Setup of the previous run:
Design alu16_top, start of the top module:
module alu16_top(clk, valA, valB, aluop, sub, lr, cc, result);
	input clk;
	input [15:0] valA, valB;
	input [3:0] aluop;
	input sub, lr;
	output reg [3:0] cc;
	output reg [15:0] result;
	reg [15:0] a_q, b_q;
	reg [3:0] op_q;
	reg sub_q, lr_q;
	wire [3:0] cc_w;
	wire [15:0] result_w;
	ALU alu(.valA(a_q), .valB(b_q), .aluop(op_q), .sub(sub_q), .lr(lr_q), .cc(cc_w), .result(result_w));
	always @(posedge clk) begin
		a_q <= valA;
		b_q <= valB;
		op_q <= aluop;
		sub_q <= sub;
		lr_q <= lr;
		cc <= cc_w;
		result <= result_w;
	end
endmodule
==> flow/config.mk <==
export PLATFORM = sky130hd
export DESIGN_NAME = alu16_top
export DESIGN_NICKNAME = alu16_top
export VERILOG_FILES = /design/flow/design.v
export SDC_FILE = /design/flow/constraint.sdc
export NUM_CORES = 4
export LEC_CHECK = 0
export ABC_AREA = 1
export CAP_MARGIN = 20
export CORE_ASPECT_RATIO = 1.78
export CORE_MARGIN = 2
export CORE_UTILIZATION = 57
export GPL_ROUTABILITY_DRIVEN = 1
export GPL_TIMING_DRIVEN = 0
export MIN_ROUTING_LAYER = met1
export PLACE_DENSITY_LB_ADDON = 0.14
export SETUP_SLACK_MARGIN = 1.23
export SLEW_MARGIN = 20
==> flow/constraint.sdc <==
create_clock -name core_clock -period 6.38 [get_ports {clk}]
set_input_delay 1.2760 -clock core_clock [delete_from_list [all_inputs] [get_ports {clk}]]
set_output_delay 1.2760 -clock core_clock [all_outputs]
set_load 0.01 [all_outputs]
run.sh (not shown) runs the stock make flow with config.mk's settings and CLKGATE_MAP_FILE=.
The previous run completed; timing, DRC and antenna clean
What the current run does differently from the previous run at the input level:
Settings: CORE_UTILIZATION now 65, was 57; PLACE_DENSITY_LB_ADDON no longer set, was 0.14; CORE_ASPECT_RATIO now 1.17, was 1.78; SETUP_SLACK_MARGIN no longer set, was 1.23; GPL_TIMING_DRIVEN no longer set, was 0; the clock period (ns, I/O delays scaled along) now 2.87, was 6.38.
--- outcome ---
Summary of the current run and the previous run: one run falls short of a clean finish, namely the current run.
Weighted congestion at the end of routability-driven global placement ended up 8.0% lower on the current run than on the previous run.
The previous run → the current run: count of instances resized after the clock tree is built climbed 40, post-CTS repair timing setup buffer count climbed 5.
Delta(full die area, the current run - the previous run) < 0
The current run vs. the previous run: async set or reset register ratio after synthesis comparable; standard cell area after detailed placement now larger; area of the core now smaller; post-placement worst setup slack now smaller.
Count of input and output buffers: the previous run vs the current run identical

Starting RTL as in the previous note.
==> flow/config.mk <==
export PLATFORM = sky130hd
export DESIGN_NAME = alu16_top
export DESIGN_NICKNAME = alu16_top
export VERILOG_FILES = /design/flow/design.v
export SDC_FILE = /design/flow/constraint.sdc
export NUM_CORES = 4
export LEC_CHECK = 0
export ABC_AREA = 1
export CAP_MARGIN = 20
export CORE_MARGIN = 2
export CORE_UTILIZATION = 68
export CTS_CLUSTER_DIAMETER = 57
export CTS_CLUSTER_SIZE = 37
export HOLD_SLACK_MARGIN = 0.24
export SETUP_SLACK_MARGIN = -0.3
export SLEW_MARGIN = 20
==> flow/constraint.sdc <==
create_clock -name core_clock -period 3.1 [get_ports {clk}]
set_input_delay 0.6200 -clock core_clock [delete_from_list [all_inputs] [get_ports {clk}]]
set_output_delay 0.6200 -clock core_clock [all_outputs]
set_load 0.01 [all_outputs]
The starting point failed in global routing on GRT-0232.
Rerun with:
Settings changed: ABC_AREA 1 to unset, CORE_UTILIZATION 68 to 40, CTS_CLUSTER_DIAMETER 57 to unset, CTS_CLUSTER_SIZE 37 to unset, HOLD_SLACK_MARGIN 0.24 to unset, SETUP_SLACK_MARGIN -0.3 to unset.
Clock period 3.1 ns to 4.7 ns, I/O delays scaled along.
After rerunning:
- This time the run completed with no timing, DRC or antenna violations
- area after synthesis increases by roughly a tenth
- synthesized cell count went down by roughly a tenth
- die area grows by well over a third
Rerun with:
Settings changed: CAP_MARGIN 20 to 10, CELL_PAD_IN_SITES_GLOBAL_PLACEMENT set to 3, CORE_ASPECT_RATIO set to 1.23, CORE_MARGIN 2 to 4, CTS_CLUSTER_SIZE set to 25, GPL_ROUTABILITY_DRIVEN set to 0, GPL_TIMING_DRIVEN set to 0, MAX_ROUTING_LAYER set to met4, MIN_ROUTING_LAYER set to met1, SLEW_MARGIN 20 to 35, TNS_END_PERCENT set to 55.
What happened: Hold slack barely changes. Routed wire length is higher by 14%. Total power is higher by 1.4%. Clock skew is lower by 0.0039 ns. Synthesized cell count stays the same. Synthesized area does not change. Sequential share of layout area is lower by 0.28 points. Final area is higher by 1.8%.
Rerun with:
Settings changed: CAP_MARGIN 10 to 20, CELL_PAD_IN_SITES_GLOBAL_PLACEMENT 3 to unset, CORE_ASPECT_RATIO 1.23 to unset, CORE_MARGIN 4 to 2, CORE_UTILIZATION 40 to 13, CTS_CLUSTER_SIZE 25 to unset, GPL_ROUTABILITY_DRIVEN 0 to unset, GPL_TIMING_DRIVEN 0 to unset, MAX_ROUTING_LAYER met4 to unset, MIN_ROUTING_LAYER met1 to unset, SLEW_MARGIN 35 to 20, TNS_END_PERCENT 55 to unset.
Clock period 4.7 ns to 5.01 ns, I/O delays scaled along.
Total power drops by a little under a tenth.
Setup slack gets better by 0.35 ns.
Global-route usage drops by 22 points.
Design area climbs by a few percent.
Fmax climbs slightly.
Via count drops by a few percent.
Routed wire length is about the same.
Register-to-register slack gets better by 0.35 ns.
Area after synthesis is unchanged.
Clock power drops slightly.
Power is estimated from default activity; no workload was simulated.
